===== constraint.sdc =====
create_clock -name core_clock -period 9.32 [get_ports {clk}]
set_input_delay 1.8640 -clock core_clock [delete_from_list [all_inputs] [get_ports {clk}]]
set_output_delay 1.8640 -clock core_clock [all_outputs]
set_load 0.01 [all_outputs]

===== run.sh =====
#!/bin/bash
# the make line also repeats each setting of config.mk as NAME=value (left out here)
make -C /OpenROAD-flow-scripts/flow DESIGN_CONFIG=/design/flow/config.mk WORK_HOME=/design/flow/orfs CLKGATE_MAP_FILE= finish

===== design.v =====
module alu (
  input [32-1:0] a, b, 
  input [2:0] s, 
  input ext,addcom,
  output [32-1:0] y );
  wire [4:0] shamt;
  wire signed [31:0] sa, sb, sy, slt;
  wire [31:0] sltu;
  wire [31:0] yy;
  assign sa = $signed(a);
  assign sb = $signed(b);
  assign shamt = b[4:0];
  assign sy = sa >>> shamt;
  assign sltu = a <b ? 1:0;
  assign slt = sa <sb ? 1:0;
  assign y = addcom ?  a+b: yy;
  assign yy = s==3'b000 & ext ? a-b:
  			 s==3'b000 & ~ext ? a+b:
             s==3'b100 ? a ^ b:
             s==3'b110 ? a | b:
             s==3'b111 ? a & b:
             s==3'b010 ? slt:
             s==3'b011 ? sltu:
             s==3'b001 ? a << shamt:
             s==3'b101 & ~ext ? a >> shamt:
             s==3'b101 & ext ? sy: 0;
endmodule
module rfile (
 input clk,
 input [5-1:0] a1, a2, a3,
 output [32-1:0] rd1, rd2,
 input [32-1:0] wd3,
 input we3);
	reg [32-1:0] rf[0:32-1];
	assign rd1 = |a1 == 0 ? 0: rf[a1];
	assign rd2 = |a2 == 0 ? 0: rf[a2];
	always @(negedge clk) 
		if(we3) rf[a3] <= wd3;
endmodule
module rv32i (
    input clk,
    rst_n,
    input [32-1:0] instr,
    input [32-1:0] readdata,
    output reg [32-1:0] pc,
    output [32-1:0] adrdata,
    output [32-1:0] writedata,
    output we,
    output ecall
);
  reg [32-1:0] pcplus4D;
  wire [32-1:0] pcplus4;
  reg [32-1:0] pcBranchMissed;
  reg [32-1:0] instrD;
  wire stall;
  wire btakenD;
  wire bra_op;
  assign pcplus4 = pc + 4;
  wire pre_bra_op;
  wire [32-1:0] pcbranch;
  wire branchMiss;
  reg [1:0] bra_history[0:31];
  wire [4:0] bra_history_address;
  reg [4:0] bra_history_addressD;
  wire [12:0] imm_bF;
  wire [2:0] funct3F;
  wire [6:0] funct7F;
  wire [7-1:0] opcodeF;
  wire [5-1:0] rs1F, rs2F, rdF;
  wire [19:0] sextF;
  assign {funct7F, rs2F, rs1F, funct3F, rdF, opcodeF} = instr;
  assign sextF = {20{instr[31]}};
  assign imm_bF = {funct7F[6], rdF[0], funct7F[5:0], rdF[4:1], 1'b0};
  assign pre_bra_op = (opcodeF == 7'b1100011);
  assign pcbranch = pcplus4 + {sextF[18:0], imm_bF};
  assign bra_history_address = pc[6:2];
  wire bra_history_now;
  assign bra_history_now = bra_history[bra_history_address][1];
  always @(posedge clk or negedge rst_n) begin
    if (!rst_n) instrD <= 0;
    else if (!stall & branchMiss & bra_op) instrD <= 32'b0000000000000000000000000_0110011;
    else if (!stall) instrD <= instr;
  end
  integer i;
  always @(posedge clk or negedge rst_n) begin
    if (!rst_n) begin
      pc <= 0;
      pcBranchMissed <= 0;
      bra_history_addressD <= 0;
    end else if (!stall & branchMiss & bra_op) pc <= pcBranchMissed;
    else if (!stall & pre_bra_op & bra_history_now) begin
      pc <= pcbranch;
      pcBranchMissed <= pcplus4;
      bra_history_addressD <= bra_history_address;
    end else if (!stall & pre_bra_op & !bra_history_now) begin
      pc <= pcplus4;
      pcBranchMissed <= pcbranch;
      bra_history_addressD <= bra_history_address;
    end else if (!stall & branchMiss & bra_op) pc <= pcBranchMissed;
    else if (!stall) pc <= pcplus4;
  end
  always @(posedge clk or negedge rst_n) begin
    if (!rst_n) begin
      for (i = 0; i < 32; i = i + 1) begin
        bra_history[i] <= 2'b10;
      end
    end else if (!stall & bra_op & btakenD & bra_history[bra_history_addressD] != 2'b11)
      bra_history[bra_history_addressD] <= bra_history[bra_history_addressD] + 1;
    else if (!stall & bra_op & !btakenD & bra_history[bra_history_addressD] != 2'b00)
      bra_history[bra_history_addressD] <= bra_history[bra_history_addressD] - 1;
  end
  wire addcom;
  wire [2:0] funct3;
  wire [6:0] funct7;
  wire [5-1:0] rs1, rs2, rd;
  wire [32-1:0] reg1, reg2, reg1f, reg2f;
  wire [7-1:0] opcode;
  wire [ 5-1:0] shamt;
  wire [7-1:0] func;
  wire [11:0] imm_i, imm_s;
  wire [12:0] imm_b;
  wire [20:0] imm_j, imm_u;
  wire rwe;
  wire alu_op, imm_op;
  wire sw_op, beq_op, bne_op, blt_op, bge_op, bltu_op, bgeu_op, lw_op;
  wire slt_op, ecall_op;
  wire lui_op;
  wire ext;
  wire signed [31:0] sreg1, sreg2;
  wire [19:0] sext;
  wire [32-1:0] imm;
  reg [32-1:0] immE, reg1E, reg2E;
  wire [32-1:0] resultdata;
  reg [5-1:0] rdE, rdW;
  reg [2:0] funct3E;
  reg extE, sw_opE, lw_opE, lw_opM, lui_opE, ecall_opE, rweE, rweM, addcomE;
  reg [5-1:0] rdM;
  reg rweW, alu_opE;
  reg [5-1:0] rs1E, rs2E;
  wire lwstall, branchstall;
  reg [32-1:0] resultM;
  assign sreg1 = $signed(reg1f);
  assign sreg2 = $signed(reg2f);
  assign {funct7, rs2, rs1, funct3, rd, opcode} = instrD;
  assign sext = {20{instrD[31]}};
  assign imm_i = {funct7, rs2};
  assign imm_s = {funct7, rd};
  assign imm_b = {funct7[6], rd[0], funct7[5:0], rd[4:1], 1'b0};
  assign imm_j = {instrD[31], instrD[19:12], instrD[20], instrD[30:21], 1'b0};
  assign imm_u = instrD[31:12];
  assign sw_op = (opcode == 7'b0100011) & (funct3 == 3'b010);
  assign lw_op = (opcode == 7'b0000011) & (funct3 == 3'b010);
  assign alu_op = (opcode == 7'b0110011);
  assign imm_op = (opcode == 7'b0010011);
  assign bra_op = (opcode == 7'b1100011);
  assign lui_op = (opcode == 7'b0110111);
  assign beq_op = bra_op & (funct3 == 3'b000);
  assign bne_op = bra_op & (funct3 == 3'b001);
  assign blt_op = bra_op & (funct3 == 3'b100);
  assign bge_op = bra_op & (funct3 == 3'b101);
  assign bltu_op = bra_op & (funct3 == 3'b110);
  assign bgeu_op = bra_op & (funct3 == 3'b111);
  assign ecall_op = (opcode == 7'b1110011) & (funct3 == 3'b000);
  assign ext = alu_op & funct7[5];
  assign imm = imm_op | lw_op ? {sext, imm_i}:
				sw_op ? {sext, imm_s}:
	      lui_op ? {imm_u,12'b0}: {sext[10:0], imm_j};
  assign rwe = lw_op | alu_op | imm_op | lui_op;
  assign addcom = (lw_op | sw_op);
  rfile rfile_1 (
      .clk(clk),
      .rd1(reg1),
      .a1 (rs1),
      .rd2(reg2),
      .a2 (rs2),
      .wd3(resultdata),
      .a3 (rdW),
      .we3(rweW)
  );
  assign lwstall = ((rs1 == rdE) | ((rs2 == rdE) & !imm_op)) & lw_opE;
  assign branchstall =  (bra_op & rweE & (rs1 == rdE | rs2 == rdE)) |
      (bra_op & lw_opM & (rs1 == rdM | rs2 == rdM));
  assign stall = lwstall | branchstall;
  assign branchMiss = btakenD != bra_history[bra_history_addressD][1];
  assign reg1f = (rs1 != 0) & (rs1 == rdM) & rweM ? resultM : reg1;
  assign reg2f = (rs2 != 0) & (rs2 == rdM) & rweM ? resultM : reg2;
  assign btakenD = beq_op & (reg1f == reg2f) | bne_op & (reg1f != reg2f) |
		blt_op & (sreg1<sreg2)  | bge_op & (sreg1>=sreg2)  |
		bltu_op & (reg1f<reg2f)  | bgeu_op & (reg1f>=reg2f);
  always @(posedge clk or negedge rst_n) begin
    if (!rst_n) begin
      reg1E <= 0;
      reg2E <= 0;
      rdE <= 0;
      rs1E <= 0;
      rs2E <= 0;
      funct3E <= 0;
      sw_opE <= 0;
      lw_opE <= 0;
      ecall_opE <= 0;
      lui_opE <= 0;
      alu_opE <= 0;
      rweE <= 0;
      addcomE <= 0;
      extE <= 0;
      immE <= 0;
    end else if (stall) begin
      sw_opE <= 0;
      rweE   <= 0;
      lw_opE <= 0;
    end else begin
      reg1E <= reg1f;
      reg2E <= reg2f;
      rdE <= rd;
      rs1E <= rs1;
      rs2E <= rs2;
      funct3E <= funct3;
      sw_opE <= sw_op;
      lw_opE <= lw_op;
      ecall_opE <= ecall_op;
      lui_opE <= lui_op;
      alu_opE <= alu_op;
      rweE <= rwe;
      addcomE <= addcom;
      extE <= ext;
      immE <= imm;
    end
  end
  wire [32-1:0] srca, srcb, alub, result, aluresult;
  reg [32-1:0] alubM;
  reg sw_opM, ecall_opM;
  wire [32-1:0] fdata;
  reg  [32-1:0] fdataW;
  assign result = lui_opE ? immE : aluresult;
  assign srca = rweM & rs1E!=0 & rdM == rs1E ? resultM:
				rweW & rs1E!=0 & rdW == rs1E ? fdataW: reg1E;
  assign srcb = alu_opE ? alub : immE;
  assign alub = rweM & rs2E!=0 & rdM == rs2E ? resultM:
				rweW & rs2E!=0 & rdW == rs2E ? fdataW: reg2E;
  alu alu_1 (
      .a(srca),
      .b(srcb),
      .s(funct3E),
      .ext(extE),
      .addcom(addcomE),
      .y(aluresult)
  );
  always @(posedge clk or negedge rst_n) begin
    if (!rst_n) begin
      resultM <= 0;
      alubM <= 0;
      rdM <= 0;
      rweM <= 0;
      sw_opM <= 0;
      lw_opM <= 0;
      ecall_opM <= 0;
    end else begin
      resultM <= result;
      alubM <= alub;
      rdM <= rdE;
      rweM <= rweE;
      sw_opM <= sw_opE;
      lw_opM <= lw_opE;
      ecall_opM <= ecall_opE;
    end
  end
  reg lw_opW, ecall_opW;
  reg [32-1:0] resultW;
  reg [32-1:0] readdataW;
  assign we = sw_opM;
  assign adrdata = resultM;
  assign writedata = alubM;
  assign fdata = lw_opM ? readdata : resultM;
  always @(posedge clk or negedge rst_n) begin
    if (!rst_n) begin
      lw_opW <= 0;
      ecall_opW <= 0;
      rdW <= 0;
      rweW <= 0;
      fdataW <= 0;
      resultW <= 0;
      readdataW <= 0;
    end else begin
      lw_opW <= lw_opM;
      ecall_opW <= ecall_opM;
      rdW <= rdM;
      rweW <= rweM;
      readdataW <= readdata;
      fdataW <= fdata;
      resultW <= resultM;
    end
  end
  assign ecall = ecall_opW;
  assign resultdata = lw_opW ? readdataW : resultW;
endmodule

===== config.mk =====
export PLATFORM = sky130hd
export DESIGN_NAME = rv32i
export DESIGN_NICKNAME = rv32i
export VERILOG_FILES = /design/flow/design.v
export SDC_FILE = /design/flow/constraint.sdc
export NUM_CORES = 4
export LEC_CHECK = 0
export ABC_AREA = 1
export CAP_MARGIN = 40
export CORE_MARGIN = 2
export CORE_UTILIZATION = 71
export CTS_CLUSTER_DIAMETER = 170
export CTS_CLUSTER_SIZE = 36
export PLACE_DENSITY = 0.63
export SLEW_MARGIN = 40

==> impl_metrics.py, run 1 <==
# Generated from Yosys and OpenROAD reports
metrics = {
    "clock_network": {
        "cts_buffers": 48,
        "hold_buffers": 0,
        "clock-sinks": 1488,
        "root_buffer": "clkbuf_16",
        "clockBufferDepth": 3,
        "htreeDepth": 2,
    },
    "synth": {
        "synth_area_mm2": 0.08388,
        "syn-num-nets": 10240,
        "yosys_area_mm2": 0.08388,
        "synth_top_cell_by_count": "nand2_1",
        "ys_cells": 10000,
        "top_cells_by_count": "nand2_1 (1,933), o21ai_0 (1,531), edfxtp_1 (1,024), inv_1 (865), nand3_1 (800)",
        "synthTopLogicFamily": "AND-OR/OR-AND gates",
        "async_flop_share_pct": 31.18,
        "xor_area_share_pct": 0.9398,
        "ys_seq_elements": 1488,
        "top_area_cell": "edfxtp_1",
        "ys_warn_count": 3,
        "synthAdderAreaFrac_pct": 2.548,
        "edf_count": 1024,
        "ys_sh_simple_pct": 18.63,
        "syn_area_per_cell_um2": 8.386,
        "synth_seq_share_pct": 50.55,
        "syn_inst": 10000,
        "topCellsByArea": "edfxtp_1 (37%), dfrtp_1 (13%), o21ai_0 (9.1%)",
        "synth.cellmix.compoundShare_pct": 19.38,
        "muxShareOfSynthArea_pct": 0.4296,
        "ys_types": 67,
        "top_area_share_pct": 36.66,
        "ff_type": "edfxtp_1",
    },
    "run_status": {
        "status": "did not finish",
        "firstError": "[ERROR GRT-0232] Routing congestion too high. Check the congestion heatmap in the GUI.",
        "flow.stopped_at": "global routing (5_1_grt)",
    },
    "place": {
        "gp_congestion": 1.028,
        "placed_area_mm2": 0.08653,
        "port_buffers": 163,
        "place_ws_ns": -0.1585,
        "hpwlAfterDp_um": 204100,
    },
    "floorplanning": {
        "initCoreUtil_pct": 71.32,
        "core-area_mm2": 0.1176,
        "die_area_mm2": 0.1209,
        "pin_count": 164,
        "die_x_um": 347.7,
        "rows": 126,
        "die_h_um": 347.7,
    },
    "global_route": {
        "grt_remaining_overflow": 214,
        "grt_usage_pct": 80.52,
    },
}
routing by layer:
metal	GRT usage, %	GRT overflow
met5	55.94	2
met4	74.51	72
met3	70.70	28
met2	92.16	80
met1	81.54	32
per-stage QoR:
stage          util [%]  hold slack [ns]  instances
2_1_floorplan         -           0.3312      10000
3_3_place_gp      73.42           0.3341      11180
3_5_place_dp      73.57           0.3347      11180
4_1_cts           78.22           0.3687      12280
timing repair:
item | CTS
gates resized | 19
endpoints found under the setup margin | 164
buffers inserted | 2
pin swaps | 5
==> run 2, diff against run 1 <==
ABC_AREA = not set   (was 1)
CAP_MARGIN = 30   (was 40)
CELL_PAD_IN_SITES_DETAIL_PLACEMENT = 2   (was not set)
CELL_PAD_IN_SITES_GLOBAL_PLACEMENT = 2   (was not set)
CORE_ASPECT_RATIO = 0.6   (was not set)
CORE_UTILIZATION = 41   (was 71)
CTS_CLUSTER_DIAMETER = 252   (was 170)
CTS_CLUSTER_SIZE = not set   (was 36)
MIN_ROUTING_LAYER = met2   (was not set)
PLACE_DENSITY = not set   (was 0.63)
PLACE_DENSITY_LB_ADDON = 0.08   (was not set)
TNS_END_PERCENT = 25   (was not set)
clock period = 11.5 ns   (was 9.32 ns; I/O delays follow)
==> run 2 against run 1 <==
  * The run again fails in global routing (5_1_grt)
  * Die size is 67% higher
  * Synthesized cell count down 38%
  * Synthesized area decreased by 2.9%
==> impl_metrics.py, run 2 <==
# Generated from Yosys and OpenROAD reports
metrics = {
    "run_status": {
        "status": "did not finish",
        "flow.stopped_at": "global routing (5_1_grt)",
        "firstError": "[ERROR GRT-0116] Global routing finished with congestion. Check the congestion regions in the DRC Viewer.",
    },
    "floorplanning": {
        "die_area_mm2": 0.2024,
        "pin_count": 164,
        "core-area_mm2": 0.1971,
        "initCoreUtil_pct": 41.34,
        "rows": 126,
        "die_h_um": 349.3,
        "die_x_um": 579.5,
    },
    "synth": {
        "ys_sh_simple_pct": 8.392,
        "muxShareOfSynthArea_pct": 22.11,
        "topCellsByArea": "edfxtp_1 (38%), mux4_2 (17%), dfrtp_1 (13%)",
        "synthAdderAreaFrac_pct": 2.623,
        "top_cells_by_count": "edfxtp_1 (1,024), mux4_2 (624), nand2_1 (582), dfrtp_1 (432), clkbuf_1 (356)",
        "ff_type": "edfxtp_1",
        "edf_count": 1024,
        "ys_types": 95,
        "ys_cells": 6193,
        "synth_seq_share_pct": 52.04,
        "synth_top_cell_by_count": "edfxtp_1",
        "yosys_area_mm2": 0.08148,
        "syn-num-nets": 6428,
        "syn_area_per_cell_um2": 13.16,
        "synth.cellmix.compoundShare_pct": 10.44,
        "top_area_share_pct": 37.74,
        "synth_area_mm2": 0.08148,
        "xor_area_share_pct": 1.408,
        "synthTopLogicFamily": "multiplexers",
        "top_area_cell": "edfxtp_1",
        "async_flop_share_pct": 31.18,
        "ys_warn_count": 3,
        "ys_seq_elements": 1488,
        "syn_inst": 6193,
    },
    "place": {
        "port_buffers": 163,
        "gp_congestion": 1.082,
        "dp_cells": 8785,
        "placed_area_mm2": 0.08791,
        "place_ws_ns": -0.5835,
        "hpwlAfterDp_um": 275200,
    },
    "clock_network": {
        "cts_buffers": 163,
        "clockBufferDepth": 4,
        "root_buffer": "clkbuf_16",
        "clock-sinks": 1488,
        "htreeDepth": 4,
    },
    "global_route": {
        "grt_usage_pct": 82.05,
        "grt_remaining_overflow": 773,
    },
}
[run 2: what timing repair did]
action / 4_1_cts
pin swaps: 13
hold buffers: 0
cloned: 2
endpoints found under the hold margin: 0
endpoints found under the setup margin: 165
setup buffers: 20
gates resized: 94
[run 2: metrics by stage]
step,setup TNS [ns],utilization [%]
detailed placement,-63.50,44.61
global placement,-25.77,44.25
CTS,-14.20,49.59
floorplan,0,-
[run 2: layer usage]
layer | GRT usage [%] | GRT overflow
met4 | 61.45 | 84
met1 | - | -
met3 | 92.03 | 449
met2 | 84.40 | 125
met5 | 75.84 | 115
==> run 3, diff against run 2 <==
CAP_MARGIN = 40   (was 30)
CELL_PAD_IN_SITES_DETAIL_PLACEMENT = not set   (was 2)
CELL_PAD_IN_SITES_GLOBAL_PLACEMENT = not set   (was 2)
CORE_ASPECT_RATIO = not set   (was 0.6)
CORE_UTILIZATION = 19   (was 41)
CTS_CLUSTER_DIAMETER = not set   (was 252)
MIN_ROUTING_LAYER = not set   (was met2)
PLACE_DENSITY_LB_ADDON = not set   (was 0.08)
TNS_END_PERCENT = not set   (was 25)
clock period = 14.9 ns   (was 11.5 ns; I/O delays follow)
==> run 3 against run 2 <==
  * Now clean on timing, DRC and antenna
  * Synthesized area unchanged
  * Die size up 110%
  * Synthesized cell count unchanged
==> impl_metrics.py, run 3 <==
# Flow results
metrics = {
    "power_and_ir_drop": {
        "seq-power_w": 0.00501,
        "seq_power_share_pct": 38.8,
        "pg_comb_w": 0.00260,
        "power.share.switching_pct": 33.62,
        "pwr-share-comb_pct": 20.2,
        "powerClk_w": 0.00529,
        "irDropWorstVdd_mv": 0.08594,
        "p_per_area_mw_per_mm2": 129.0,
        "power.group.top": "clock",
        "p_int_w": 0.008564,
        "p_clk_share_pct": 41.0,
        "p_leak_nw": 38.05,
        "power_switching_w": 0.004338,
    },
    "clock_network": {
        "cts_buffers": 165,
        "clock_latency_ns": 0.89,
        "ctsResizeCount": 0,
        "hold_buffers": 0,
        "clockBufferDepth": 4,
        "cts_tree": "yes",
        "cts_setup_buffers": 0,
        "clkSlewWorstSetupHoldPaths_ns": 0.06,
        "clock-sinks": 1488,
        "root_buffer": "clkbuf_16",
        "htreeDepth": 4,
    },
    "final_timing": {
        "whs_ns": 0.3454,
        "max-slew-margin-rel_pct": 36.60,
        "hold_viol": 0,
        "rsz0062_at_grt": "false",
        "finalMaxSlewViolations": 0,
        "clock_skew_ns": 0.1167,
        "finalSetupViolations": 0,
        "tns_ns": 0,
        "max_slew.worst_pin.slew_ns": 0.9466,
    },
    "setup_path": {
        "r2r_start": "rfile_1.rf[20][25]$_DFFE_NP_",
        "setup.worst_path.start": "rfile_1.rf[20][25]$_DFFE_NP_",
        "cp.arrival_ns": 14.56,
        "crit_required_ns": 15.57,
        "slowest_delay_ns": 0.52,
        "cp_num_buf_inv": 2,
        "cp_top_family": "multiplexers",
        "startpoint_type": "register",
        "rrSetupSlack_ns": 1.01,
        "critPathCapture": "pcBranchMissed[8]$_DFFE_PN0P_",
        "cp_max_fo": 22,
        "cp-end-kind": "register",
        "cp.depth": 18,
        "reg2reg_depth": 18,
        "crit_type": "register to register",
        "crit_slowest_cell": "and2_2",
        "path_cells": "mux4_2 -> mux4_2 -> mux2i_1 -> a211oi_1 -> ha_1 -> nand3_1 -> nor3_1 -> and3_1 -> nand4_1 -> a41oi_1 -> a211oi_1 -> a2111o_1 -> nor2_1 -> buf_4 -> mux2i_4 -> and2_2 -> buf_12 -> mux2_2",
        "r2r_end": "pcBranchMissed[8]$_DFFE_PN0P_",
    },
    "synth": {
        "synth_area_mm2": 0.08148,
        "ys_sh_simple_pct": 8.392,
        "async_flop_share_pct": 31.18,
        "yosys_area_mm2": 0.08148,
        "synth_seq_share_pct": 52.04,
        "xor_area_share_pct": 1.408,
        "top_area_share_pct": 37.74,
        "ys_cells": 6193,
        "synthTopLogicFamily": "multiplexers",
        "topCellsByArea": "edfxtp_1 (38%), mux4_2 (17%), dfrtp_1 (13%)",
        "synthAdderAreaFrac_pct": 2.623,
        "syn_area_per_cell_um2": 13.16,
        "ys_warn_count": 3,
        "ff_type": "edfxtp_1",
        "ys_types": 95,
        "muxShareOfSynthArea_pct": 22.11,
        "edf_count": 1024,
        "synth.cellmix.compoundShare_pct": 10.44,
        "syn_inst": 6193,
        "syn-num-nets": 6428,
        "synth_top_cell_by_count": "edfxtp_1",
        "ys_seq_elements": 1488,
        "top_area_cell": "edfxtp_1",
        "top_cells_by_count": "edfxtp_1 (1,024), mux4_2 (624), nand2_1 (582), dfrtp_1 (432), clkbuf_1 (356)",
    },
    "place": {
        "gp_congestion": 0.9740,
        "placed_area_mm2": 0.09049,
        "hpwlAfterDp_um": 205000,
        "port_buffers": 163,
    },
    "hold_path": {
        "min_from": "sw_opE$_DFF_PN0_",
        "hp-class": "register to register",
        "min_path_cells": 0,
        "whs_endpoint": "sw_opM$_DFF_PN0_",
    },
    "floorplanning": {
        "die_area_mm2": 0.4341,
        "die_x_um": 658.8,
        "rows": 240,
        "core-area_mm2": 0.4270,
        "initCoreUtil_pct": 19.08,
        "die_h_um": 658.8,
        "pin_count": 164,
    },
    "final_layout": {
        "final_util_pct": 23.42,
        "nets": 7496,
        "fin_area_mm2": 0.1000,
        "syn2layout_area_growth_pct": 22.75,
        "fillers": 44930,
    },
    "global_route": {
        "grt_usage_pct": 14.13,
        "grt_pass1_vias": 62060,
        "antenna_found_initial": 25,
        "grt_first_pass_wirelength_um": 449800,
        "grt_remaining_overflow": 0,
        "grt_max_degree": 200,
    },
    "drt": {
        "dr.pass1.iters": 7,
        "vias_per_cell": 4.786,
        "wl_um": 318800,
        "drtAntennaViolNets": 0,
        "drt_iter0_drc": 8252,
        "wl_per_cell_um": 24.39,
        "vias": 62560,
        "drcViolationCount": 0,
    },
    "job": {
        "max_cap_violations": 0,
        "stage_log_warnings": 1101,
    },
    "run_status": {
        "status": "timing/DRC/antenna clean",
    },
}
run 3: final cells by class:
cell class / count / area, um2 / share of cell area [%]
flip-flops and latches: 1488 / 42450 / 42.44
multi-input cells: 4078 / 37160 / 37.15
well taps: 5687 / 7116 / 7.115
clock inverters: 1110 / 4788 / 4.788
clock buffers: 196 / 4544 / 4.544
repair buffers: 353 / 3372 / 3.372
inverters: 151 / 569.3 / 0.5692
diodes: 7 / 17.52 / 0.01751
run 3: routing by layer:
layer  track usage, %  part of all wire [%]
met2            22.53                    46
met5          0.06649                 0.040
met4            8.672                   6.4
met1            17.35                    38
met3            3.204                   9.0
run 3: metrics by stage:
step                std cells  worst slack [ns]  power (W)
global placement        11750             1.089   0.008022
detailed placement      11750             1.096   0.008024
floorplan                6193             2.339   0.006941
finish                  13070             1.010    0.01290
CTS                     13060             1.023    0.01297
global route            13070            0.7716    0.01359
==> run 4, diff against run 3 <==
CORE_UTILIZATION = 70   (was 19)
CTS_CLUSTER_SIZE = 31   (was not set)
HOLD_SLACK_MARGIN = 0.26   (was not set)
clock period = 7.9 ns   (was 14.9 ns; I/O delays follow)
==> run 4 against run 3 <==
  * The run now fails in global routing (5_1_grt)
  * Synthesized area stayed put
  * Die size is 73% lower
  * Synthesized cell count stayed put
==> impl_metrics.py, run 4 <==
# Generated from Yosys and OpenROAD reports
metrics = {
    "run_status": {
        "status": "did not finish",
        "flow.stopped_at": "global routing (5_1_grt)",
        "firstError": "[ERROR GRT-0116] Global routing finished with congestion. Check the congestion regions in the DRC Viewer.",
    },
    "synth": {
        "yosys_area_mm2": 0.08148,
        "top_cells_by_count": "edfxtp_1 (1,024), mux4_2 (624), nand2_1 (582), dfrtp_1 (432), clkbuf_1 (356)",
        "syn-num-nets": 6428,
        "xor_area_share_pct": 1.408,
        "ys_types": 95,
        "syn_inst": 6193,
        "synth_top_cell_by_count": "edfxtp_1",
        "ys_sh_simple_pct": 8.392,
        "synth.cellmix.compoundShare_pct": 10.44,
        "synthTopLogicFamily": "multiplexers",
        "edf_count": 1024,
        "topCellsByArea": "edfxtp_1 (38%), mux4_2 (17%), dfrtp_1 (13%)",
        "ff_type": "edfxtp_1",
        "async_flop_share_pct": 31.18,
        "top_area_cell": "edfxtp_1",
        "ys_seq_elements": 1488,
        "synthAdderAreaFrac_pct": 2.623,
        "ys_cells": 6193,
        "syn_area_per_cell_um2": 13.16,
        "top_area_share_pct": 37.74,
        "synth_seq_share_pct": 52.04,
        "muxShareOfSynthArea_pct": 22.11,
        "synth_area_mm2": 0.08148,
        "ys_warn_count": 3,
    },
    "floorplanning": {
        "core-area_mm2": 0.1159,
        "initCoreUtil_pct": 70.30,
        "die_h_um": 345.2,
        "pin_count": 164,
        "rows": 125,
        "die_x_um": 345.2,
        "die_area_mm2": 0.1191,
    },
    "clock_network": {
        "root_buffer": "clkbuf_16",
        "clock-sinks": 1488,
        "cts_buffers": 154,
        "clockBufferDepth": 3,
        "hold_buffers": 0,
        "htreeDepth": 4,
    },
    "place": {
        "hpwlAfterDp_um": 225800,
        "gp_congestion": 1.116,
        "place_ws_ns": -1.847,
        "dp_cells": 7731,
        "port_buffers": 163,
    },
    "global_route": {
        "grt_remaining_overflow": 1707,
        "grt_usage_pct": 93.21,
    },
}
-- run 4: per-layer routing --
layer / track usage, % / overflow
met4: 93.57 / 449
met1: 92.20 / 227
met5: 74.27 / 39
met3: 88.46 / 260
met2: 99.66 / 732
-- run 4: what timing repair did --
| item | 4_1_cts |
|---|---|
| cloned | 14 |
| pin swaps | 61 |
| buffers inserted | 46 |
| setup endpoints to repair | 165 |
| gates resized | 230 |
-- run 4: metrics by stage --
| stage | instance area, um2 | TNS [ns] | total power (W) | util [%] |
|---|---|---|---|---|
| after detailed placement | 86730 | -267.82 | 0.01522 | 74.84 |
| after CTS | 97730 | -256.21 | 0.02620 | 84.33 |
| after floorplan | 81610 | -54.22 | 0.01312 | - |
| after global placement | 86550 | -191.31 | 0.01495 | 74.68 |
==> run 5, diff against run 4 <==
ABC_AREA = 1   (was not set)
CAP_MARGIN = 20   (was 40)
CELL_PAD_IN_SITES_GLOBAL_PLACEMENT = 3   (was not set)
CORE_ASPECT_RATIO = 1.23   (was not set)
CORE_MARGIN = 7   (was 2)
CORE_UTILIZATION = 40   (was 70)
CTS_CLUSTER_SIZE = not set   (was 31)
GPL_TIMING_DRIVEN = 0   (was not set)
HOLD_SLACK_MARGIN = 0.02   (was 0.26)
MAX_ROUTING_LAYER = met4   (was not set)
MIN_ROUTING_LAYER = met2   (was not set)
PLACE_DENSITY_LB_ADDON = 0.19   (was not set)
SLEW_MARGIN = 0   (was 40)
TNS_END_PERCENT = 80   (was not set)
clock period = 11.5 ns   (was 7.9 ns; I/O delays follow)
==> run 5 against run 4 <==
  * The run again fails in global routing (5_1_grt)
  * Synthesized area increased by 2.9%
  * Synthesized cell count up 62%
  * Die size grew 87%
==> impl_metrics.py, run 5 <==
# Generated from Yosys and OpenROAD reports
metrics = {
    "run_status": {
        "status": "did not finish",
        "flow.stopped_at": "global routing (5_1_grt)",
        "firstError": "[ERROR GRT-0116] Global routing finished with congestion. Check the congestion regions in the DRC Viewer.",
    },
    "synth": {
        "syn_area_per_cell_um2": 8.386,
        "synth_seq_share_pct": 50.55,
        "edf_count": 1024,
        "synthTopLogicFamily": "AND-OR/OR-AND gates",
        "async_flop_share_pct": 31.18,
        "ys_types": 67,
        "synth.cellmix.compoundShare_pct": 19.38,
        "xor_area_share_pct": 0.9398,
        "top_area_cell": "edfxtp_1",
        "yosys_area_mm2": 0.08388,
        "synthAdderAreaFrac_pct": 2.548,
        "syn_inst": 10000,
        "synth_area_mm2": 0.08388,
        "ys_seq_elements": 1488,
        "topCellsByArea": "edfxtp_1 (37%), dfrtp_1 (13%), o21ai_0 (9.1%)",
        "ys_sh_simple_pct": 18.63,
        "ys_cells": 10000,
        "muxShareOfSynthArea_pct": 0.4296,
        "ff_type": "edfxtp_1",
        "top_cells_by_count": "nand2_1 (1,933), o21ai_0 (1,531), edfxtp_1 (1,024), inv_1 (865), nand3_1 (800)",
        "top_area_share_pct": 36.66,
        "ys_warn_count": 3,
        "syn-num-nets": 10240,
        "synth_top_cell_by_count": "nand2_1",
    },
    "clock_network": {
        "ctsResizeCount": 6,
        "root_buffer": "clkbuf_16",
        "htreeDepth": 4,
        "clockBufferDepth": 3,
        "clock-sinks": 1488,
        "cts_buffers": 169,
        "cts_setup_buffers": 0,
        "hold_buffers": 0,
    },
    "place": {
        "dp_cells": 13120,
        "hpwlAfterDp_um": 426800,
        "gp_congestion": 1.623,
        "port_buffers": 163,
        "place_ws_ns": -0.4160,
    },
    "global_route": {
        "grt_usage_pct": 90.81,
        "grt_remaining_overflow": 5311,
    },
    "floorplanning": {
        "core-area_mm2": 0.2085,
        "die_area_mm2": 0.2228,
        "rows": 186,
        "initCoreUtil_pct": 40.22,
        "pin_count": 164,
        "die_h_um": 521.9,
        "die_x_um": 426.9,
    },
}
==> run 5: metal layers <==
layer  GRT overflow  GRT usage [%]
met5              -              -
met4            598          77.86
met3           3454          99.38
met1              -              -
met2           1259          90.71
==> run 5: metrics by stage <==
stage	setup TNS (ns)	area [um2]	power, W	utilization, %
after floorplan	0	83880	0.008948	-
after detailed placement	-42.96	93200	0.01116	44.69
after CTS	0	102800	0.01778	49.31
after global placement	-5946.08	88920	0.01102	42.64
==> run 6, diff against run 5 <==
ABC_AREA = not set   (was 1)
CAP_MARGIN = 40   (was 20)
CELL_PAD_IN_SITES_GLOBAL_PLACEMENT = not set   (was 3)
CORE_ASPECT_RATIO = not set   (was 1.23)
CORE_MARGIN = 2   (was 7)
CORE_UTILIZATION = 68   (was 40)
CTS_CLUSTER_DIAMETER = 349   (was not set)
CTS_CLUSTER_SIZE = 98   (was not set)
GPL_TIMING_DRIVEN = not set   (was 0)
HOLD_SLACK_MARGIN = not set   (was 0.02)
MAX_ROUTING_LAYER = not set   (was met4)
MIN_ROUTING_LAYER = not set   (was met2)
PLACE_DENSITY = 0.36   (was not set)
PLACE_DENSITY_LB_ADDON = not set   (was 0.19)
SLEW_MARGIN = 40   (was 0)
TNS_END_PERCENT = 15   (was 80)
clock period = 7.07 ns   (was 11.5 ns; I/O delays follow)
==> run 6 against run 5 <==
  * The run again fails in global routing (5_1_grt)
  * Die size shrank 45%
  * Synthesized area is 2.9% lower
  * Synthesized cell count shrank 38%
==> impl_metrics.py, run 6 <==
# Generated from Yosys and OpenROAD reports
metrics = {
    "run_status": {
        "status": "did not finish",
        "flow.stopped_at": "global routing (5_1_grt)",
    },
    "place": {
        "port_buffers": 163,
        "hpwlAfterDp_um": 215700,
        "dp_cells": 7866,
        "placed_area_mm2": 0.08741,
        "gp_congestion": 1.107,
    },
    "clock_network": {
        "hold_buffers": 0,
        "cts_buffers": 19,
        "clock-sinks": 1488,
        "clockBufferDepth": 3,
        "root_buffer": "clkbuf_16",
        "htreeDepth": 1,
    },
    "synth": {
        "xor_area_share_pct": 1.408,
        "top_area_cell": "edfxtp_1",
        "edf_count": 1024,
        "syn_area_per_cell_um2": 13.16,
        "ys_types": 95,
        "ys_sh_simple_pct": 8.392,
        "top_area_share_pct": 37.74,
        "syn-num-nets": 6428,
        "ff_type": "edfxtp_1",
        "synth.cellmix.compoundShare_pct": 10.44,
        "ys_cells": 6193,
        "ys_warn_count": 3,
        "yosys_area_mm2": 0.08148,
        "top_cells_by_count": "edfxtp_1 (1,024), mux4_2 (624), nand2_1 (582), dfrtp_1 (432), clkbuf_1 (356)",
        "synth_area_mm2": 0.08148,
        "async_flop_share_pct": 31.18,
        "syn_inst": 6193,
        "synthTopLogicFamily": "multiplexers",
        "topCellsByArea": "edfxtp_1 (38%), mux4_2 (17%), dfrtp_1 (13%)",
        "synthAdderAreaFrac_pct": 2.623,
        "muxShareOfSynthArea_pct": 22.11,
        "synth_seq_share_pct": 52.04,
        "ys_seq_elements": 1488,
        "synth_top_cell_by_count": "edfxtp_1",
    },
    "floorplanning": {
        "die_area_mm2": 0.1226,
        "core-area_mm2": 0.1184,
        "pin_count": 164,
        "initCoreUtil_pct": 68.82,
        "die_x_um": 350.1,
        "rows": 126,
        "die_h_um": 350.1,
    },
}
-- run 6: timing repair --
item	4_1_cts
endpoints found under the setup margin	165
pin swaps	52
cloned	1
resized	99
hold endpoints to repair	0
buffers inserted	44
-- run 6: per-stage QoR --
stage | hold slack, ns | setup WS, ns | power [W] | utilization [%] | TNS, ns
after floorplan | 0.3312 | -0.8982 | 0.01465 | - | -130.70
after global placement | 0.3372 | -1.806 | 0.01677 | 73.70 | -271.38
after detailed placement | 0.3455 | -2.331 | 0.01701 | 73.83 | -351.90
after CTS | 0.3999 | -1.887 | 0.02237 | 78.31 | -288.09
==> run 7, diff against run 6 <==
ABC_AREA = 1   (was not set)
CELL_PAD_IN_SITES_DETAIL_PLACEMENT = 2   (was not set)
CORE_ASPECT_RATIO = 0.56   (was not set)
CORE_MARGIN = 3   (was 2)
CORE_UTILIZATION = 61   (was 68)
CTS_CLUSTER_DIAMETER = 199   (was 349)
CTS_CLUSTER_SIZE = 39   (was 98)
GPL_ROUTABILITY_DRIVEN = 1   (was not set)
HOLD_SLACK_MARGIN = -0.02   (was not set)
PLACE_DENSITY = not set   (was 0.36)
PLACE_DENSITY_LB_ADDON = 0.16   (was not set)
SLEW_MARGIN = 35   (was 40)
TNS_END_PERCENT = 55   (was 15)
clock period = 16.9 ns   (was 7.07 ns; I/O delays follow)
==> run 7 against run 6 <==
  * The flow stops in detailed placement (3_5_place_dp)
  * Synthesized cell count increased by 62%
  * Synthesized area rose by 2.9%
  * Die size grew 16%
==> impl_metrics.py, run 7 <==
# Generated from Yosys and OpenROAD reports
metrics = {
    "floorplanning": {
        "pin_count": 164,
        "initCoreUtil_pct": 61.68,
        "die_x_um": 501.5,
        "die_area_mm2": 0.1422,
        "die_h_um": 283.5,
        "rows": 101,
        "core-area_mm2": 0.1360,
    },
    "synth": {
        "syn_inst": 10000,
        "top_area_share_pct": 36.66,
        "syn-num-nets": 10240,
        "ys_types": 67,
        "synth_seq_share_pct": 50.55,
        "top_area_cell": "edfxtp_1",
        "ys_cells": 10000,
        "synth_top_cell_by_count": "nand2_1",
        "ff_type": "edfxtp_1",
        "topCellsByArea": "edfxtp_1 (37%), dfrtp_1 (13%), o21ai_0 (9.1%)",
        "top_cells_by_count": "nand2_1 (1,933), o21ai_0 (1,531), edfxtp_1 (1,024), inv_1 (865), nand3_1 (800)",
        "muxShareOfSynthArea_pct": 0.4296,
        "synthAdderAreaFrac_pct": 2.548,
        "synth_area_mm2": 0.08388,
        "xor_area_share_pct": 0.9398,
        "ys_sh_simple_pct": 18.63,
        "ys_seq_elements": 1488,
        "edf_count": 1024,
        "ys_warn_count": 3,
        "synth.cellmix.compoundShare_pct": 19.38,
        "async_flop_share_pct": 31.18,
        "syn_area_per_cell_um2": 8.386,
        "yosys_area_mm2": 0.08388,
        "synthTopLogicFamily": "AND-OR/OR-AND gates",
    },
    "run_status": {
        "firstError": "Error: detail_place.tcl, 38 bad optional access",
        "flow.stopped_at": "detailed placement (3_5_place_dp)",
        "status": "did not finish",
    },
    "place": {
        "port_buffers": 163,
        "gp_congestion": 1.066,
    },
}
[run 7: per-stage QoR]
step                    hold WS [ns]  power (W)  worst slack [ns]  std cells  area (um2)
after floorplan               0.3312   0.006089             4.970      10000       83880
after global placement        0.3362   0.006931             1.927      11410       86350
==> run 8, diff against run 7 <==
ABC_AREA = not set   (was 1)
CAP_MARGIN = 25   (was 40)
CELL_PAD_IN_SITES_DETAIL_PLACEMENT = 1   (was 2)
CORE_ASPECT_RATIO = not set   (was 0.56)
CORE_MARGIN = 8   (was 3)
CORE_UTILIZATION = 29   (was 61)
CTS_CLUSTER_DIAMETER = not set   (was 199)
CTS_CLUSTER_SIZE = not set   (was 39)
GPL_ROUTABILITY_DRIVEN = 0   (was 1)
HOLD_SLACK_MARGIN = not set   (was -0.02)
MIN_ROUTING_LAYER = met1   (was not set)
PLACE_DENSITY_LB_ADDON = 0.19   (was 0.16)
SLEW_MARGIN = 40   (was 35)
TNS_END_PERCENT = 10   (was 55)
clock period = 7.62 ns   (was 16.9 ns; I/O delays follow)
==> run 8 against run 7 <==
  * Now fails the layout checks on negative setup slack
  * Synthesized area fell by 2.9%
  * Synthesized cell count fell by 38%
  * Die size is 110% higher
==> impl_metrics.py, run 8 <==
# Flow results
metrics = {
    "drt": {
        "wl_met1_um": 141600,
        "dr_wl_met3_um": 26280,
        "wl_met2_um": 158700,
        "dr.pass1.iters": 7,
        "drtAntennaViolNets": 0,
        "drt_iter0_drc": 6800,
        "top_layer_used": "met5",
        "drcViolationCount": 0,
        "vias_per_cell": 5.653,
        "wl_per_cell_um": 30.23,
        "vias": 64440,
        "wl_um": 344600,
    },
    "final_layout": {
        "fillers": 29950,
        "fin_area_mm2": 0.1014,
        "seqCellArea_mm2": 0.04245,
        "final_util_pct": 36.29,
        "instances_no_fill": 11400,
        "nets": 7765,
        "syn2layout_area_growth_pct": 24.42,
        "comb_area_mm2": 0.03755,
    },
    "place": {
        "hpwlAfterDp_um": 222200,
        "dp_cells": 10010,
        "port_buffers": 163,
        "placed_area_mm2": 0.09038,
    },
    "setup_path": {
        "setup.worst_path.start": "rfile_1.rf[11][26]$_DFFE_NP_",
        "crit_slowest_cell": "mux4_2",
        "reg2reg_depth": 22,
        "cp_max_fo": 6,
        "crit_required_ns": 8.32,
        "rrSetupSlack_ns": -1.57,
        "cp.arrival_ns": 9.88,
        "slowest_delay_ns": 0.52,
        "cp-end-kind": "register",
        "startpoint_type": "register",
        "r2r_start": "rfile_1.rf[11][26]$_DFFE_NP_",
        "path_cells": "mux4_2 -> mux4_2 -> mux2i_2 -> buf_4 -> nand2_2 -> o21ai_2 -> nor2_2 -> ha_1 -> nand3_2 -> nor3_4 -> and3_4 -> buf_6 -> nand4_1 -> buf_4 -> a2111o_1 -> nor2_4 -> buf_12 -> mux2i_4 -> and2_4 -> buf_12 -> buf_12 -> mux2_4",
        "critPathCapture": "pcBranchMissed[18]$_DFFE_PN0P_",
        "crit_type": "register to register",
        "r2r_end": "pcBranchMissed[18]$_DFFE_PN0P_",
        "cp_common_cell": "buf_12",
        "cp_top_family": "multiplexers",
        "cp.depth": 22,
        "cp_num_buf_inv": 6,
    },
    "hold_path": {
        "hp-class": "register to register",
        "min_from": "ecall_opM$_DFF_PN0_",
        "min_path_cells": 0,
        "whs_endpoint": "ecall_opW$_DFF_PN0_",
    },
    "clock_network": {
        "clock_latency_ns": 0.90,
        "clkSlewWorstSetupHoldPaths_ns": 0.06,
        "clockBufferDepth": 4,
        "root_buffer": "clkbuf_16",
        "htreeDepth": 4,
        "clock-sinks": 1488,
        "cts_buffers": 180,
        "hold_buffers": 0,
        "cts_tree": "yes",
    },
    "synth": {
        "ys_cells": 6193,
        "syn_inst": 6193,
        "synthAdderAreaFrac_pct": 2.623,
        "syn_area_per_cell_um2": 13.16,
        "synth_top_cell_by_count": "edfxtp_1",
        "ys_seq_elements": 1488,
        "syn-num-nets": 6428,
        "topCellsByArea": "edfxtp_1 (38%), mux4_2 (17%), dfrtp_1 (13%)",
        "synthTopLogicFamily": "multiplexers",
        "synth_seq_share_pct": 52.04,
        "synth_area_mm2": 0.08148,
        "xor_area_share_pct": 1.408,
        "top_cells_by_count": "edfxtp_1 (1,024), mux4_2 (624), nand2_1 (582), dfrtp_1 (432), clkbuf_1 (356)",
        "ys_sh_simple_pct": 8.392,
        "ys_types": 95,
        "ff_type": "edfxtp_1",
        "yosys_area_mm2": 0.08148,
        "muxShareOfSynthArea_pct": 22.11,
        "edf_count": 1024,
        "top_area_share_pct": 37.74,
        "synth.cellmix.compoundShare_pct": 10.44,
        "top_area_cell": "edfxtp_1",
        "async_flop_share_pct": 31.18,
        "ys_warn_count": 3,
    },
    "global_route": {
        "grt_usage_pct": 22.36,
        "grt_remaining_overflow": 0,
        "grt_first_pass_wirelength_um": 493000,
        "grt_max_degree": 201,
        "grt_pass1_vias": 68930,
        "antenna_found_initial": 11,
    },
    "power_and_ir_drop": {
        "fin_total_pwr_w": 0.02683,
        "p_clk_share_pct": 42.6,
        "seq_power_share_pct": 36.6,
        "power_switching_w": 0.009029,
        "pg_comb_w": 0.00559,
        "power.share.switching_pct": 33.65,
        "powerClk_w": 0.0114,
        "p_per_area_mw_per_mm2": 264.7,
        "power.group.top": "clock",
        "p_leak_nw": 39.96,
        "p_int_w": 0.01780,
        "pwr-share-comb_pct": 20.8,
        "irDropWorstVdd_mv": 0.1881,
        "seq-power_w": 0.00982,
    },
    "job": {
        "stage_log_warnings": 1106,
        "max_cap_violations": 0,
    },
    "run_status": {
        "status": "complete, but fails checks",
        "so.violations": "negative setup slack",
    },
    "final_timing": {
        "max_slew.worst_pin.slew_ns": 1.006,
        "finalMaxSlewViolations": 0,
        "clock_skew_ns": 0.1156,
        "setup_ws_ns": -1.567,
        "tns_ns": -230.66,
        "hold_viol": 0,
        "max-slew-margin-rel_pct": 32.46,
        "rsz0062_at_grt": "true",
        "finalSetupViolations": 166,
    },
    "floorplanning": {
        "die_area_mm2": 0.2982,
        "initCoreUtil_pct": 29.16,
        "core-area_mm2": 0.2794,
        "die_h_um": 546.0,
        "rows": 194,
        "die_x_um": 546.0,
        "pin_count": 164,
    },
}
run 8: timing repair:
action | CTS | global route
buffers inserted | 30 | 7
pin swaps | 21 | 6
gates resized | 80 | 19
cloned | 2 | 1
endpoints found under the setup margin | 165 | 166
run 8: routing by layer:
metal | vias to the layer above | GRT usage [%]
li1 | 27070 | -
met1 | 33800 | 28.74
met2 | 2808 | 35.22
met3 | 773 | 5.338
met4 | 2 | 11.41
met5 | - | 0
run 8: through the flow:
step                worst slack (ns)  hold slack [ns]
detailed placement            -1.804           0.3418
global placement              -1.769           0.3390
floorplan                    -0.6232           0.3312
CTS                           -1.410           0.3514
global route                  -1.695           0.3508
finish                        -1.567           0.3453
run 8: layout make-up:
cell class	instances	share of cell area (%)
Timing Repair Buffer	607	5.925
Sequential cell	1488	41.87
Tap cell	3724	4.596
Clock buffer	215	4.875
Inverter	151	0.5616
Antenna cell	6	0.01481
Multi-Input combinational cell	4078	37.04
Clock inverter	1130	5.117
==> run 9, diff against run 8 <==
CAP_MARGIN = 5   (was 25)
CELL_PAD_IN_SITES_DETAIL_PLACEMENT = not set   (was 1)
CORE_MARGIN = 2   (was 8)
CORE_UTILIZATION = 72   (was 29)
CTS_CLUSTER_SIZE = 15   (was not set)
GPL_ROUTABILITY_DRIVEN = not set   (was 0)
MIN_ROUTING_LAYER = not set   (was met1)
PLACE_DENSITY_LB_ADDON = not set   (was 0.19)
SETUP_SLACK_MARGIN = 1.35   (was not set)
SLEW_MARGIN = 20   (was 40)
TNS_END_PERCENT = 95   (was 10)
clock period = 10.5 ns   (was 7.62 ns; I/O delays follow)
==> run 9 against run 8 <==
  * The flow now stops in global routing (5_1_grt)
  * Synthesized area unchanged
  * Synthesized cell count did not move
  * Die size fell by 61%
==> impl_metrics.py, run 9 <==
# Generated from Yosys and OpenROAD reports
metrics = {
    "synth": {
        "synthAdderAreaFrac_pct": 2.623,
        "top_cells_by_count": "edfxtp_1 (1,024), mux4_2 (624), nand2_1 (582), dfrtp_1 (432), clkbuf_1 (356)",
        "top_area_cell": "edfxtp_1",
        "async_flop_share_pct": 31.18,
        "ys_types": 95,
        "synthTopLogicFamily": "multiplexers",
        "yosys_area_mm2": 0.08148,
        "syn_inst": 6193,
        "topCellsByArea": "edfxtp_1 (38%), mux4_2 (17%), dfrtp_1 (13%)",
        "top_area_share_pct": 37.74,
        "synth_seq_share_pct": 52.04,
        "muxShareOfSynthArea_pct": 22.11,
        "ys_cells": 6193,
        "ys_seq_elements": 1488,
        "xor_area_share_pct": 1.408,
        "synth.cellmix.compoundShare_pct": 10.44,
        "syn-num-nets": 6428,
        "synth_top_cell_by_count": "edfxtp_1",
        "edf_count": 1024,
        "ys_sh_simple_pct": 8.392,
        "ys_warn_count": 3,
        "ff_type": "edfxtp_1",
        "syn_area_per_cell_um2": 13.16,
        "synth_area_mm2": 0.08148,
    },
    "place": {
        "place_ws_ns": -0.7480,
        "gp_congestion": 1.122,
        "hpwlAfterDp_um": 231500,
        "port_buffers": 163,
        "dp_cells": 7593,
    },
    "floorplanning": {
        "core-area_mm2": 0.1123,
        "rows": 123,
        "die_area_mm2": 0.1159,
        "initCoreUtil_pct": 72.52,
        "die_x_um": 340.4,
        "pin_count": 164,
        "die_h_um": 340.4,
    },
    "global_route": {
        "grt_remaining_overflow": 3293,
        "grt_usage_pct": 97.36,
    },
    "clock_network": {
        "root_buffer": "clkbuf_16",
        "clock-sinks": 1488,
        "clockBufferDepth": 3,
        "htreeDepth": 4,
        "cts_buffers": 152,
        "hold_buffers": 0,
    },
    "run_status": {
        "status": "did not finish",
        "firstError": "[ERROR GRT-0116] Global routing finished with congestion. Check the congestion regions in the DRC Viewer.",
        "flow.stopped_at": "global routing (5_1_grt)",
    },
}
run 9: timing repair:
item,in CTS
hold endpoints to repair,0
setup buffers,52
cloned,9
setup endpoints to repair,165
resized,168
pin swaps,30
run 9: metal layers:
metal	GRT usage (%)	overflow
met2	102.9	1315
met3	93.15	575
met1	95.77	486
met5	82.27	114
met4	99.19	803
run 9: per-stage QoR:
| step | hold slack (ns) | instance area, um2 |
|---|---|---|
| 4_1_cts | 0.3776 | 95740 |
| 3_5_place_dp | 0.3621 | 85400 |
| 2_1_floorplan | 0.3312 | 81610 |
| 3_3_place_gp | 0.3369 | 85320 |
==> run 10, diff against run 9 <==
ABC_AREA = 1   (was not set)
CAP_MARGIN = 30   (was 5)
CELL_PAD_IN_SITES_DETAIL_PLACEMENT = 2   (was not set)
CELL_PAD_IN_SITES_GLOBAL_PLACEMENT = 2   (was not set)
CORE_ASPECT_RATIO = 0.6   (was not set)
CORE_UTILIZATION = 58   (was 72)
CTS_CLUSTER_DIAMETER = 252   (was not set)
CTS_CLUSTER_SIZE = not set   (was 15)
MIN_ROUTING_LAYER = met2   (was not set)
PLACE_DENSITY_LB_ADDON = 0.08   (was not set)
SETUP_SLACK_MARGIN = not set   (was 1.35)
SLEW_MARGIN = 40   (was 20)
TNS_END_PERCENT = 25   (was 95)
clock period = 8.26 ns   (was 10.5 ns; I/O delays follow)
==> run 10 against run 9 <==
  * The run fails in global placement without I/O (3_1_place_gp_skip_io)
  * Synthesized area is 2.9% higher
  * Die size rose by 28%
  * Synthesized cell count up 62%
==> impl_metrics.py, run 10 <==
# Generated from Yosys and OpenROAD reports
metrics = {
    "synth": {
        "ys_warn_count": 3,
        "synthTopLogicFamily": "AND-OR/OR-AND gates",
        "async_flop_share_pct": 31.18,
        "syn-num-nets": 10240,
        "top_area_cell": "edfxtp_1",
        "ys_sh_simple_pct": 18.63,
        "ys_cells": 10000,
        "synth_seq_share_pct": 50.55,
        "synth_area_mm2": 0.08388,
        "synth.cellmix.compoundShare_pct": 19.38,
        "top_area_share_pct": 36.66,
        "yosys_area_mm2": 0.08388,
        "syn_inst": 10000,
        "topCellsByArea": "edfxtp_1 (37%), dfrtp_1 (13%), o21ai_0 (9.1%)",
        "ff_type": "edfxtp_1",
        "top_cells_by_count": "nand2_1 (1,933), o21ai_0 (1,531), edfxtp_1 (1,024), inv_1 (865), nand3_1 (800)",
        "synth_top_cell_by_count": "nand2_1",
        "ys_seq_elements": 1488,
        "edf_count": 1024,
        "ys_types": 67,
        "synthAdderAreaFrac_pct": 2.548,
        "syn_area_per_cell_um2": 8.386,
        "muxShareOfSynthArea_pct": 0.4296,
        "xor_area_share_pct": 0.9398,
    },
    "floorplanning": {
        "die_h_um": 298.6,
        "initCoreUtil_pct": 58.23,
        "die_area_mm2": 0.1478,
        "rows": 108,
        "die_x_um": 494.9,
        "core-area_mm2": 0.1440,
    },
    "run_status": {
        "firstError": "[ERROR FLW-0024] Place density exceeds 1.0 (current PLACE_DENSITY_LB_ADDON =  0.08). Please check if the value of  PLACE_DENSITY_LB_ADDON is between 0 and 0.99.",
        "status": "did not finish",
        "flow.stopped_at": "global placement without I/O (3_1_place_gp_skip_io)",
    },
}
==> run 11, diff against run 10 <==
CAP_MARGIN = 15   (was 30)
CELL_PAD_IN_SITES_DETAIL_PLACEMENT = not set   (was 2)
CELL_PAD_IN_SITES_GLOBAL_PLACEMENT = not set   (was 2)
CORE_ASPECT_RATIO = 0.66   (was 0.6)
CORE_UTILIZATION = 57   (was 58)
CTS_CLUSTER_DIAMETER = not set   (was 252)
GPL_TIMING_DRIVEN = 0   (was not set)
MIN_ROUTING_LAYER = not set   (was met2)
PLACE_DENSITY_LB_ADDON = 0.29   (was 0.08)
SETUP_SLACK_MARGIN = 2.01   (was not set)
SLEW_MARGIN = 10   (was 40)
TNS_END_PERCENT = not set   (was 25)
clock period = 7.11 ns   (was 8.26 ns; I/O delays follow)
==> run 11 against run 10 <==
  * The flow stops in global routing (5_1_grt)
  * Die size increased by 1.7%
  * Synthesized area stayed put
  * Synthesized cell count unchanged
==> impl_metrics.py, run 11 <==
# Generated from Yosys and OpenROAD reports
metrics = {
    "synth": {
        "top_cells_by_count": "nand2_1 (1,933), o21ai_0 (1,531), edfxtp_1 (1,024), inv_1 (865), nand3_1 (800)",
        "synth.cellmix.compoundShare_pct": 19.38,
        "ff_type": "edfxtp_1",
        "ys_warn_count": 3,
        "synth_top_cell_by_count": "nand2_1",
        "synth_seq_share_pct": 50.55,
        "muxShareOfSynthArea_pct": 0.4296,
        "synthAdderAreaFrac_pct": 2.548,
        "yosys_area_mm2": 0.08388,
        "synth_area_mm2": 0.08388,
        "syn_area_per_cell_um2": 8.386,
        "top_area_cell": "edfxtp_1",
        "edf_count": 1024,
        "xor_area_share_pct": 0.9398,
        "ys_cells": 10000,
        "async_flop_share_pct": 31.18,
        "ys_sh_simple_pct": 18.63,
        "ys_seq_elements": 1488,
        "top_area_share_pct": 36.66,
        "ys_types": 67,
        "syn-num-nets": 10240,
        "syn_inst": 10000,
        "synthTopLogicFamily": "AND-OR/OR-AND gates",
        "topCellsByArea": "edfxtp_1 (37%), dfrtp_1 (13%), o21ai_0 (9.1%)",
    },
    "floorplanning": {
        "die_area_mm2": 0.1503,
        "core-area_mm2": 0.1462,
        "pin_count": 164,
        "rows": 114,
        "initCoreUtil_pct": 57.37,
        "die_h_um": 315.6,
        "die_x_um": 476.2,
    },
    "place": {
        "dp_cells": 12240,
        "gp_congestion": 1.406,
        "hpwlAfterDp_um": 397000,
        "placed_area_mm2": 0.09047,
        "port_buffers": 163,
        "place_ws_ns": -2.630,
    },
    "run_status": {
        "flow.stopped_at": "global routing (5_1_grt)",
        "status": "did not finish",
        "firstError": "[ERROR GRT-0116] Global routing finished with congestion. Check the congestion regions in the DRC Viewer.",
    },
    "clock_network": {
        "hold_buffers": 0,
        "cts_buffers": 153,
        "htreeDepth": 4,
        "clockBufferDepth": 3,
        "clock-sinks": 1488,
        "root_buffer": "clkbuf_16",
    },
    "global_route": {
        "grt_remaining_overflow": 1,
        "grt_usage_pct": 76.90,
    },
}
## run 11: timing repair
action	4_1_cts
pin swaps	33
setup endpoints to repair	2300
buffers inserted	17
hold endpoints to repair	0
gates resized	156
cloned	6
## run 11: per-stage QoR
stage	setup TNS, ns	hold slack [ns]
2_1_floorplan	0	0.3312
3_5_place_dp	-411.50	0.3402
3_3_place_gp	-7628.16	0.3394
4_1_cts	-229.98	0.3544
## run 11: per-layer routing
layer,overflow,GRT usage [%]
met5,0,57.02
met4,0,60.18
met3,1,73.31
met2,0,82.33
met1,0,83.02
==> run 12, diff against run 11 <==
ABC_AREA = not set   (was 1)
CAP_MARGIN = 40   (was 15)
CORE_ASPECT_RATIO = not set   (was 0.66)
CORE_UTILIZATION = 52   (was 57)
CTS_CLUSTER_SIZE = 98   (was not set)
GPL_TIMING_DRIVEN = not set   (was 0)
PLACE_DENSITY_LB_ADDON = not set   (was 0.29)
SETUP_SLACK_MARGIN = not set   (was 2.01)
SLEW_MARGIN = 40   (was 10)
clock period = 9.19 ns   (was 7.11 ns; I/O delays follow)
==> run 12 against run 11 <==
  * The layout now fails its checks (negative setup slack)
  * Die size grew 6.4%
  * Synthesized cell count shrank 38%
  * Synthesized area decreased by 2.9%
==> impl_metrics.py, run 12 <==
# Flow results
metrics = {
    "final_timing": {
        "whs_ns": 0.3501,
        "max_slew.worst_pin.slew_ns": 0.9465,
        "rsz0062_at_grt": "true",
        "finalMaxSlewViolations": 0,
        "clock_skew_ns": 0.07278,
        "finalSetupViolations": 165,
        "setup_ws_ns": -0.6310,
        "max-slew-margin-rel_pct": 36.67,
        "hold_viol": 0,
    },
    "drt": {
        "wl_um": 308400,
        "drcViolationCount": 0,
        "vias_per_cell": 6.626,
        "vias": 64070,
        "drt_iter0_drc": 7965,
        "drtAntennaViolNets": 0,
        "dr.pass1.iters": 6,
        "wl_per_cell_um": 31.90,
    },
    "clock_network": {
        "clock-sinks": 1488,
        "clockBufferDepth": 3,
        "clkSlewWorstSetupHoldPaths_ns": 0.06,
        "cts_tree": "yes",
        "clock_latency_ns": 0.83,
        "cts_buffers": 166,
        "htreeDepth": 4,
        "root_buffer": "clkbuf_16",
        "hold_buffers": 0,
    },
    "power_and_ir_drop": {
        "p_leak_nw": 39.74,
        "power_switching_w": 0.007288,
        "powerClk_w": 0.00892,
        "pg_comb_w": 0.00456,
        "p_int_w": 0.01434,
        "power.share.switching_pct": 33.69,
        "power.group.top": "clock",
        "pwr-share-comb_pct": 21.1,
        "seq_power_share_pct": 37.7,
        "seq-power_w": 0.00815,
        "irDropWorstVdd_mv": 0.2020,
        "p_per_area_mw_per_mm2": 218.4,
        "p_clk_share_pct": 41.2,
    },
    "synth": {
        "topCellsByArea": "edfxtp_1 (38%), mux4_2 (17%), dfrtp_1 (13%)",
        "edf_count": 1024,
        "async_flop_share_pct": 31.18,
        "yosys_area_mm2": 0.08148,
        "synthAdderAreaFrac_pct": 2.623,
        "xor_area_share_pct": 1.408,
        "syn_inst": 6193,
        "top_area_share_pct": 37.74,
        "ys_warn_count": 3,
        "muxShareOfSynthArea_pct": 22.11,
        "top_area_cell": "edfxtp_1",
        "ys_seq_elements": 1488,
        "synth.cellmix.compoundShare_pct": 10.44,
        "ys_cells": 6193,
        "synthTopLogicFamily": "multiplexers",
        "ys_sh_simple_pct": 8.392,
        "syn-num-nets": 6428,
        "top_cells_by_count": "edfxtp_1 (1,024), mux4_2 (624), nand2_1 (582), dfrtp_1 (432), clkbuf_1 (356)",
        "ys_types": 95,
        "syn_area_per_cell_um2": 13.16,
        "ff_type": "edfxtp_1",
        "synth_seq_share_pct": 52.04,
        "synth_top_cell_by_count": "edfxtp_1",
        "synth_area_mm2": 0.08148,
    },
    "global_route": {
        "grt_remaining_overflow": 0,
        "grt_max_degree": 183,
        "grt_first_pass_wirelength_um": 439500,
        "grt_usage_pct": 38.43,
        "antenna_found_initial": 10,
        "grt_pass1_vias": 64260,
    },
    "final_layout": {
        "syn2layout_area_growth_pct": 21.57,
        "comb_area_mm2": 0.03799,
        "seqCellArea_mm2": 0.04245,
        "instances_no_fill": 9670,
        "nets": 7706,
        "fillers": 12070,
    },
    "place": {
        "gp_congestion": 1.076,
        "hpwlAfterDp_um": 202900,
        "port_buffers": 163,
        "dp_cells": 8290,
    },
    "setup_path": {
        "cp.depth": 22,
        "setup.worst_path.start": "rfile_1.rf[10][28]$_DFFE_NP_",
        "cp-end-kind": "register",
        "crit_type": "register to register",
        "r2r_start": "rfile_1.rf[10][28]$_DFFE_NP_",
        "r2r_end": "bra_history[5][0]$_DFFE_PN0P_",
        "cp_common_cell": "buf_4",
        "critPathCapture": "bra_history[5][0]$_DFFE_PN0P_",
        "crit_slowest_cell": "mux4_2",
        "cp_num_buf_inv": 6,
        "slowest_delay_ns": 0.48,
        "startpoint_type": "register",
        "path_cells": "mux4_2 -> mux4_2 -> mux2i_1 -> buf_4 -> nand2_2 -> o21ai_2 -> nor2_1 -> ha_1 -> nand2_2 -> nor3_4 -> buf_4 -> and3_4 -> nand4_1 -> buf_4 -> a2111o_1 -> nor2_4 -> buf_12 -> mux2_4 -> buf_12 -> nor4_4 -> buf_4 -> mux2_4",
        "cp_top_family": "multiplexers",
        "cp.arrival_ns": 10.53,
        "rrSetupSlack_ns": -0.63,
        "crit_required_ns": 9.90,
        "reg2reg_depth": 22,
        "cp_max_fo": 4,
    },
    "job": {
        "max_cap_violations": 0,
        "stage_log_warnings": 1104,
    },
    "run_status": {
        "so.violations": "negative setup slack",
        "status": "complete, but fails checks",
    },
    "floorplanning": {
        "initCoreUtil_pct": 52.28,
        "die_area_mm2": 0.1599,
        "core-area_mm2": 0.1558,
        "die_x_um": 399.8,
        "pin_count": 164,
        "die_h_um": 399.8,
        "rows": 145,
    },
    "hold_path": {
        "min_path_cells": 0,
        "min_from": "sw_opE$_DFF_PN0_",
        "whs_endpoint": "sw_opM$_DFF_PN0_",
        "hp-class": "register to register",
    },
}
[run 12: cell type report]
type	instances	area share, %
timing repair buffer	562	5.729
inverter	151	0.5748
clock buffer	189	4.447
sequential	1488	42.86
multi-input combinational	4078	38.35
tap	2058	2.600
clock inverter	1140	5.429
antenna	4	0.01011
[run 12: metrics by stage]
stage / TNS (ns) / power, W / utilization [%] / worst slack, ns / cell area (um2)
2_1_floorplan: -0.02511 / 0.01126 / - / -0.003644 / 81520
3_3_place_gp: -135.48 / 0.01302 / 56.00 / -1.046 / 87280
3_5_place_dp: -138.39 / 0.01305 / 56.27 / -1.044 / 87690
4_1_cts: -85.17 / 0.02166 / 63.12 / -0.6522 / 98370
5_1_grt: -104.57 / 0.02274 / 63.55 / -0.7946 / 99040
6_report: -77.45 / 0.02163 / 63.56 / -0.6310 / 99050
[run 12: repair_timing]
item                       CTS  global route
pin swaps                   22            48
setup buffers               22            25
gates resized              119           126
setup endpoints to repair  165           165
gates cloned                 7             4
[run 12: metal layers]
layer  global-route usage [%]  share of wire (%)  wire length [um]
met5                        0              0.013                41
met3                    9.845                 10             31280
met1                    51.04                 38            118300
met4                    21.37                5.6             17270
met2                    58.01                 46            141600
No activity file was given, so power comes from the tool's default toggle rates.
